==> inputs of yarrow <==
## chipmunk
module chipmunk
	#(parameter addrSize = 12)
	(input clk,
	 input reset,
	 input [addrSize-1:0] startPC,
	 input [7:0] dataBus,
	 output [7:0] dataBusWrite,
	 output reg [addrSize-1:0] addrBus,
	 output weMem,
	 output done);
make LEC_CHECK=0 ABC_AREA=0 CAP_MARGIN=20 CORE_MARGIN=2 CORE_UTILIZATION=50 CTS_CLUSTER_DIAMETER=262 CTS_CLUSTER_SIZE=97 PLACE_DENSITY=0.8 SLEW_MARGIN=20 TNS_END_PERCENT=15 finish   # period 5.0 ns
run.sh (not shown) runs the stock make flow with config.mk's settings and CLKGATE_MAP_FILE=.
==> lagoon: changes against yarrow <==
ABC_AREA = 1   (was 0)
CORE_UTILIZATION = 72   (was 50)
CTS_CLUSTER_DIAMETER = not set   (was 262)
CTS_CLUSTER_SIZE = 73   (was 97)
PLACE_DENSITY = not set   (was 0.8)
SETUP_SLACK_MARGIN = -0.3   (was not set)
TNS_END_PERCENT = not set   (was 15)
==> flow/constraint.sdc (replaced) <==
create_clock -name core_clock -period 3.21 [get_ports {clk}]
set_input_delay 0.6420 -clock core_clock [delete_from_list [all_inputs] [get_ports {clk}]]
set_output_delay 0.6420 -clock core_clock [all_outputs]
set_load 0.01 [all_outputs]
==> summary of the runs <==
yarrow finished clean. lagoon failed in global routing (5_1_grt) on GRT-0232. Against yarrow, the die size of lagoon is smaller by about 32%. Between lagoon and yarrow, the lower area after synthesis is in lagoon (gap 3.4%, measured against yarrow). Of lagoon and yarrow, lagoon has the higher synthesized cell count (gap about 20%, measured against yarrow).
==> figures <==
quantity                                                         yarrow                     lagoon
Synth Instances                                                    1280                       1530
XOR-XNOR Cells, Area Fraction                                     5.15%                      1.40%
Proportion of synthesized chip area in sequential cells           26.5%                      27.4%
Yosys aoi share                                                   24.5%                      23.1%
Count of distinct cell types in the synthesized netlist              90                         50
Final RePlAce weighted congestion                                  1.05                       1.40
Simple Share, Synth                                               19.6%                      28.7%
Post-cts resize count                                                 0                         44
Half-perimeter wire length after placement                     27200 µm                   31100 µm
Post CTS Setup Buffer Count                                           0                          7
Post-place setup slack                                         0.262 ns                  -0.644 ns
Cell count after placement                                         1559                       1876
Placed cell area                                              11200 µm²                  11700 µm²
Chip Footprint                                                21900 µm²                  14800 µm²
Outcome                                                  finished clean  aborted with a tool error
Stage where the flow stopped                                          -   global routing (5_1_grt)
Cell total in the yosys stat output                                1280                       1530
Post-Syn Area                                                 10400 µm²                  10000 µm²


==> trial 54 <==
==> flow/design.v <==
module chipmunk
	#(parameter addrSize = 12)
	(input clk,
	 input reset,
	 input [addrSize-1:0] startPC,
	 input [7:0] dataBus,
	 output [7:0] dataBusWrite,
	 output reg [addrSize-1:0] addrBus,
	 output weMem,
	 output done);
	reg [7:0] aReg;               
	reg [7:0] xReg;               
	reg [7:0] yReg;               
	reg [5:0] spReg;              
	reg [addrSize-1:0] pcReg;     
	reg [addrSize-1:0] pcRegAlt;  
	reg [addrSize-1:0] eaReg;     
	reg [7:0] dataReg;            
	wire [7:0] dataRegPlus = dataReg+1;  
	reg cFlagReg, zFlagReg, nFlagReg;
	reg [5:0] opcode;             
	reg [1:0] parameter_size;     
	reg [3:0] state;              
	reg finished;                 
	reg [7:0] dataBusOutput;        
	reg [3:0] nextState;            
	wire [7:0] addSubResult;        
	wire addSubCarryOut;
	wire [7:0] shifterResult;       
	wire shifterCarry;
	wire [7:0] bitOperationResult;  
	wire OpLoadA         = opcode[5:1] == 5'b00000;
	wire OpLoadX         = opcode[5:1] == 5'b00001;
	wire OpLoadY         = opcode[5:1] == 5'b00010;
	wire OpIncDecMem     = opcode[5:2] == 4'b0111 && opcode[0];
	wire OpRolRorMem     = (opcode == 6'b011001 || opcode == 6'b011011);
	wire OpIncDec        = opcode[5:1] == 5'b10101;
	wire OpInxDex        = opcode[5:1] == 5'b10110;
	wire OpInyDey        = opcode[5:1] == 5'b10111;
	wire OpSta           = opcode == 6'b100001;
	wire OpStx           = opcode == 6'b100011;
	wire OpSty           = opcode == 6'b100101;
	wire OpLdaY          = opcode == 6'b101000;
	wire OpStaY          = opcode == 6'b101001;
	wire OpIndexY        = opcode[5:1] == 5'b10100;  
	wire OpSetCarryFlag  = opcode[5:1] == 5'b00011;
	wire OpUseAdder      = opcode[5:3] == 3'b001;
	wire OpUseBitOp      = opcode[5:2] == 4'b0100;
	wire OpUseShifter    = opcode[5:2] == 4'b0110;
	wire OpAdderUseCarry = opcode[5:2] == 4'b0011;
	wire OpCpx           = opcode[5:1] == 5'b01011;
	wire OpCpy           = opcode == 6'b011100;
	wire OpDoCompare     = opcode[5:2] == 4'b0101 || OpCpy;
	wire OpSubtractInstead = OpDoCompare ||                           
	                         (opcode[5:3] == 3'b001 && opcode[1]) ||  
	                         (opcode[5:3] == 3'b101 && opcode[0]);    
	wire aluUseX         = OpCpx || OpInxDex;
	wire aluUseY         = OpCpy || OpInyDey;
	reg OpReadMemory;  
	wire OpReadMemory2   = dataBus[2] && !dataBus[7] && dataBus[7:2] != 6'b000111;  
	wire OpBranch        = opcode[5:3] == 3'b111;  
	wire flagsMatch      = (!opcode[2] && (!opcode[1] || (opcode[0] == nFlagReg)))     
                        || (opcode[2]  && ((!opcode[1] && (opcode[0] == zFlagReg))     
                                         || (opcode[1] && (opcode[0] == cFlagReg))));  
	wire BranchTaken     = OpBranch && flagsMatch;
	always @(posedge clk) begin
		if (!reset)
			finished <= 0;
		else if(state == 4'b0000 && dataBus == 8'h83)  
			finished <= 1;
	end
	always @(posedge clk) begin
		if (!reset)
			state <= 4'b0000;
		else 
			state <= nextState; 
	end
	always @(posedge clk) begin
		if (state == 4'b0000) begin
			opcode <= dataBus[7:2];
			parameter_size <= dataBus[1:0];
			eaReg <= 0;    
			OpReadMemory <= OpReadMemory2;
			dataReg <= (dataBus[7:3] == 5'b10101 || dataBus[7:3] == 5'b10110 || dataBus[7:3] == 5'b10111);
		end else if(state == 4'b0001) begin  
			dataReg <= dataBus;
			eaReg[7:0] <= dataBus;
		end else if(state == 4'b0010 || state == 4'b1111)  
			eaReg[addrSize-1:8] <= dataBus;
		else if(state == 4'b0101)  
			dataReg <= dataBus + (OpIncDecMem ? (opcode[1] ? 8'hff : 8'h01): 0);
		else if (state == 4'b0011 || state == 4'b0100)  
			eaReg <= eaReg + ((state == 4'b0100) ? yReg : xReg);
		else if (state == 4'b0111)  
			eaReg <= {{8{dataReg[7]}}, dataReg[7:0]} + pcReg;
		else if (state == 4'b1110)  
			eaReg[7:0] <= dataBus;
	end
	always @(posedge clk) begin
		if (!reset)
			spReg <= 6'b111111;
		else if (state == 4'b1100 ||
		        (state == 4'b0000 &&
					((dataBus[7:5] == 3'b110 && dataBus[2])  
					|| (dataBus[7:2] == 6'b100111))  
				))
			spReg <= spReg + 1'b1;  
		else if (state == 4'b1000 || state == 4'b1010 || state == 4'b1011)
			spReg <= spReg - 1'b1;  
	end
	wire [7:0] aluLeft = aluUseX ? xReg : (aluUseY ? yReg : aReg);
	assign { addSubCarryOut, addSubResult } = 
		OpAdderUseCarry ? (OpSubtractInstead ?  
			aluLeft + {1'b0, ~dataReg[7:0]} + cFlagReg
			: aluLeft + dataReg + cFlagReg)
		: (OpSubtractInstead ?  
			aluLeft + {1'b0, ~dataReg[7:0]} + 1'b1  
			: aluLeft + dataReg);
	assign bitOperationResult = opcode[1] ? (aReg ^ dataReg) : ~(aReg | dataReg);
	wire [7:0] shifterLeft = opcode[0] ? dataReg : aReg;
	assign shifterResult = opcode[1] ?  
			(shifterLeft >> 1) | ((opcode[0] && cFlagReg) ? 8'b10000000 : 8'b00000000)  
			:(shifterLeft << 1) | ((opcode[0] && cFlagReg) ? 8'b00000001 : 8'b00000000);
	assign shifterCarry = opcode[1] ? shifterLeft[0] : shifterLeft[7];
	always @(posedge clk) begin
		if (state == 4'b0110) begin
			if (OpLoadA || OpLdaY)  
				aReg <= dataReg;
			else if (OpUseAdder || OpIncDec)  
				aReg <= addSubResult;
			else if (OpUseBitOp)  
				aReg <= bitOperationResult;
			else if (OpUseShifter && !opcode[0])  
				aReg <= shifterResult;
			else if (opcode == 6'b100100 || opcode == 6'b100110)  
				aReg <= xReg;
		end else if(state == 4'b1001 && opcode[2:1] == 2'b01)  
			aReg <= dataBus;
	end
	always @(posedge clk) begin
		if (state == 4'b0110) begin
			if (OpLoadX)  
				xReg <= dataReg;
			else if(OpInxDex)  
				xReg <= addSubResult;
			else if (opcode == 6'b100010 || opcode == 6'b100110)  
				xReg <= aReg;
		end else if(state == 4'b1001 && opcode[2:1] == 2'b10)  
			xReg <= dataBus;
	end
	always @(posedge clk) begin
		if (state == 4'b0110) begin
			if (OpLoadY)  
				yReg <= dataReg;
			else if(OpInyDey)  
				yReg <= addSubResult;
		end else if(state == 4'b1001 && opcode[2:1] == 2'b11)  
			yReg <= dataBus;
	end
	always @(posedge clk) begin
		if (state == 4'b0110) begin
			if (OpSetCarryFlag)  
				cFlagReg <= opcode[0];
			else if (OpUseAdder || OpDoCompare || OpIncDec || OpInxDex || OpInyDey) begin  
				nFlagReg <= addSubResult[7];
				zFlagReg <= (addSubResult == 8'b00000000) ? 1 : 0;
				if (OpUseAdder || OpDoCompare)  
					cFlagReg <= addSubCarryOut;
			end else if(OpUseBitOp) begin
				nFlagReg <= bitOperationResult[7];
				zFlagReg <= (bitOperationResult == 8'b00000000) ? 1 : 0;
			end else if(OpUseShifter) begin
				nFlagReg <= shifterResult[7];
				zFlagReg <= (shifterResult == 8'b00000000) ? 1 : 0;
				cFlagReg <= shifterCarry;
			end else if(OpLoadA || OpLoadX || OpLoadY || OpIncDecMem) begin
				nFlagReg <= dataReg[7];
				zFlagReg <= (dataReg == 8'b00000000) ? 1 : 0;
			end
		end else if(state == 4'b1001 && opcode[2:1] == 2'b00)
			{nFlagReg, zFlagReg, cFlagReg} <= dataBus[2:0];
	end
	always @(posedge clk) begin
		if (!reset)
			pcReg <= startPC; 
		else if(state == 4'b0000 || state == 4'b0001 || state == 4'b0010)
			pcReg <= pcReg + 1'b1;
		else if(state == 4'b0110 && BranchTaken) begin
			pcRegAlt <= pcReg;                  
			pcReg <= eaReg;
		end else if(state == 4'b1100) begin
			pcRegAlt[7:0] <= dataBus;           
		end else if(state == 4'b1101) begin
			pcReg <= {pcRegAlt[7:0], dataBus};  
		end
	end
	always @* begin
		case (state)
			4'b0101, 4'b0110:  
				addrBus <= eaReg;
			4'b1000, 4'b1001, 4'b1010, 4'b1011, 4'b1100, 4'b1101: 
				addrBus <= { {(addrSize-9){1'b0}}, 1'b1, 1'b1, 1'b1, spReg };  
			4'b0000, 4'b0001, 4'b0010:  
				addrBus <= pcReg;
			4'b1110:
				addrBus <= {{(addrSize-8){1'b0}}, dataReg};
			4'b1111:
				addrBus <= {{(addrSize-8){1'b0}}, dataRegPlus};
			default:
				addrBus <= {addrSize{1'b0}};
		endcase
	end
	always @* begin
		if (state == 4'b0110 && (OpSta || OpStaY))
			dataBusOutput <= aReg;
		else if (state == 4'b0110 && OpStx)
			dataBusOutput <= xReg;
		else if (state == 4'b0110 && OpSty)
			dataBusOutput <= yReg;
		else if (state == 4'b0110 && OpRolRorMem)  
			dataBusOutput <= shifterResult;
		else if (state == 4'b0110 && OpIncDecMem)  
			dataBusOutput <= dataReg;
		else if (state == 4'b1000)  
			dataBusOutput <= (opcode[2:1] == 2'b00) ? {1'b0, 1'b0, 1'b0, 1'b0, 1'b0, nFlagReg, zFlagReg, cFlagReg} :
			                 (opcode[2:1] == 2'b01) ? aReg :
			                 (opcode[2:1] == 2'b10) ? xReg :
			                 yReg;
		else if (state == 4'b1010)
			dataBusOutput <= pcRegAlt[7:0];
		else if (state == 4'b1011)
			dataBusOutput <= { {(16-addrSize){1'b0}}, pcRegAlt[addrSize-1:8] };
		else
			dataBusOutput <= 8'b00000000;
	end
	wire writeCycle =  ((state == 4'b0110 && (OpSta || OpStx || OpSty || OpStaY || OpIncDecMem || OpRolRorMem)) || state == 4'b1000 || state == 4'b1010 || state == 4'b1011);
	assign weMem = !writeCycle;  
	assign dataBusWrite = dataBusOutput;  
	assign done = finished;
	always @* begin		
		case (state)
			4'b0000:
				nextState = (dataBus[7:2] == 6'b100111) ? 4'b1100 :
					((dataBus[7:5] == 3'b110 && !dataBus[2]) ? 4'b1000 : 
					((dataBus[7:5] == 3'b110 && dataBus[2]) ? 4'b1001 :
					(dataBus[0] || dataBus[1]) ? 4'b0001 :
					(OpReadMemory2 ? 4'b0101 : 4'b0110)));
			4'b0001:
				nextState = parameter_size[1] ? 4'b0010 :   
				           (OpReadMemory ? 4'b0101 :     
				           (OpBranch ? 4'b0111 :          
				           (OpIndexY ? 4'b1110 :                 
				           4'b0110)));                         
			4'b0010:
				nextState = parameter_size[0] ? 4'b0011 :         
				(OpReadMemory ? 4'b0101 :                
				(OpIndexY ? 4'b0100 :                             
				4'b0110));
			4'b0011:
				nextState = OpReadMemory ? 4'b0101 : 4'b0110;
			4'b0101, 4'b0111:               
				nextState = 4'b0110;
			4'b0110:
				nextState = (BranchTaken && opcode[2:0] == 3'b001) ? 4'b1010 : 4'b0000;  
			4'b1011, 4'b1101, 4'b1001, 4'b1000:
				nextState = 4'b0000;
			4'b0100:
				nextState = OpLdaY ? 4'b0101 : 4'b0110;
			4'b1100:
				nextState = 4'b1101;
			4'b1010:
				nextState = 4'b1011;
			4'b1110:  
				nextState = 4'b1111;
			4'b1111:  
				nextState = 4'b0100;
		endcase
	end
endmodule
==> flow/run.sh <==
#!/bin/bash
# the make line also repeats each setting of config.mk as NAME=value (left out here)
make -C /OpenROAD-flow-scripts/flow DESIGN_CONFIG=/design/flow/config.mk WORK_HOME=/design/flow/orfs CLKGATE_MAP_FILE= finish
==> flow/config.mk <==
export PLATFORM = sky130hd
export DESIGN_NAME = chipmunk
export DESIGN_NICKNAME = chipmunk
export VERILOG_FILES = /design/flow/design.v
export SDC_FILE = /design/flow/constraint.sdc
export NUM_CORES = 4
export LEC_CHECK = 0
export CAP_MARGIN = 20
export CORE_MARGIN = 2
export CORE_UTILIZATION = 20
export GPL_ROUTABILITY_DRIVEN = 1
export MAX_ROUTING_LAYER = met4
export MIN_ROUTING_LAYER = met1
export SLEW_MARGIN = 20
==> flow/constraint.sdc <==
create_clock -name core_clock -period 5.0 [get_ports {clk}]
set_input_delay 1.0000 -clock core_clock [delete_from_list [all_inputs] [get_ports {clk}]]
set_output_delay 1.0000 -clock core_clock [all_outputs]
set_load 0.01 [all_outputs]
==> trial 28 (differences from trial 54) <==
--- a/flow/config.mk
+++ b/flow/config.mk
@@ -8,7 +8,5 @@
 export CAP_MARGIN = 20
 export CORE_MARGIN = 2
-export CORE_UTILIZATION = 20
-export GPL_ROUTABILITY_DRIVEN = 1
-export MAX_ROUTING_LAYER = met4
-export MIN_ROUTING_LAYER = met1
+export CORE_UTILIZATION = 72
 export SLEW_MARGIN = 20
+export TNS_END_PERCENT = 20
==> flow/constraint.sdc (replaced) <==
create_clock -name core_clock -period 4.53 [get_ports {clk}]
set_input_delay 0.9060 -clock core_clock [delete_from_list [all_inputs] [get_ports {clk}]]
set_output_delay 0.9060 -clock core_clock [all_outputs]
set_load 0.01 [all_outputs]
==> trial 27 (differences from trial 54) <==
==> flow/config.mk (replaced) <==
export PLATFORM = sky130hd
export DESIGN_NAME = chipmunk
export DESIGN_NICKNAME = chipmunk
export VERILOG_FILES = /design/flow/design.v
export SDC_FILE = /design/flow/constraint.sdc
export NUM_CORES = 4
export LEC_CHECK = 0
export ABC_AREA = 1
export CAP_MARGIN = 20
export CORE_MARGIN = 2
export CORE_UTILIZATION = 72
export CTS_CLUSTER_DIAMETER = 248
export CTS_CLUSTER_SIZE = 99
export PLACE_DENSITY = 0.36
export SLEW_MARGIN = 20
export TNS_END_PERCENT = 20
==> flow/constraint.sdc (replaced) <==
create_clock -name core_clock -period 2.38 [get_ports {clk}]
set_input_delay 0.4760 -clock core_clock [delete_from_list [all_inputs] [get_ports {clk}]]
set_output_delay 0.4760 -clock core_clock [all_outputs]
set_load 0.01 [all_outputs]
==> results.toml <==
# physical design summary
[floorplanning]
rows = 43

[status]
status = "stopped before the end"
lastStage = "clock tree synthesis"
error = "[ERROR DPL-0038] Utilization greater than 100%, impossible to legalize"
-- figures above: trial 27

==> results.toml <==
# implementation run metrics
[status]
status = "finished clean"

[timing]
post-route-period-util_pct = 96.8

[global_route]
antenna_found_initial = 2

[floorplanning]
rows = 43

[clocking]
cts_root_buf = "clkbuf_16"
-- figures above: trial 28

==> results.toml <==
# implementation run metrics
[global_route]
grt_usage_pct = 15.5
grt_pass1_wl_mm = 61.8
grt.busiest_layer = "met2"

[timing]
finalWorstSetupSlack_ns = 0.187

[status]
status = "finished clean"

[floorplanning]
rows = 83

[final_layout]
dominant_cells = "combinational gates"

[critical_path]
critPathTopFamily = "AND-OR/OR-AND gates"

[logic_synthesis]
common_cells = "nand2_1 (119), nor2_1 (114), a21oi_1 (93)"
-- figures above: trial 54

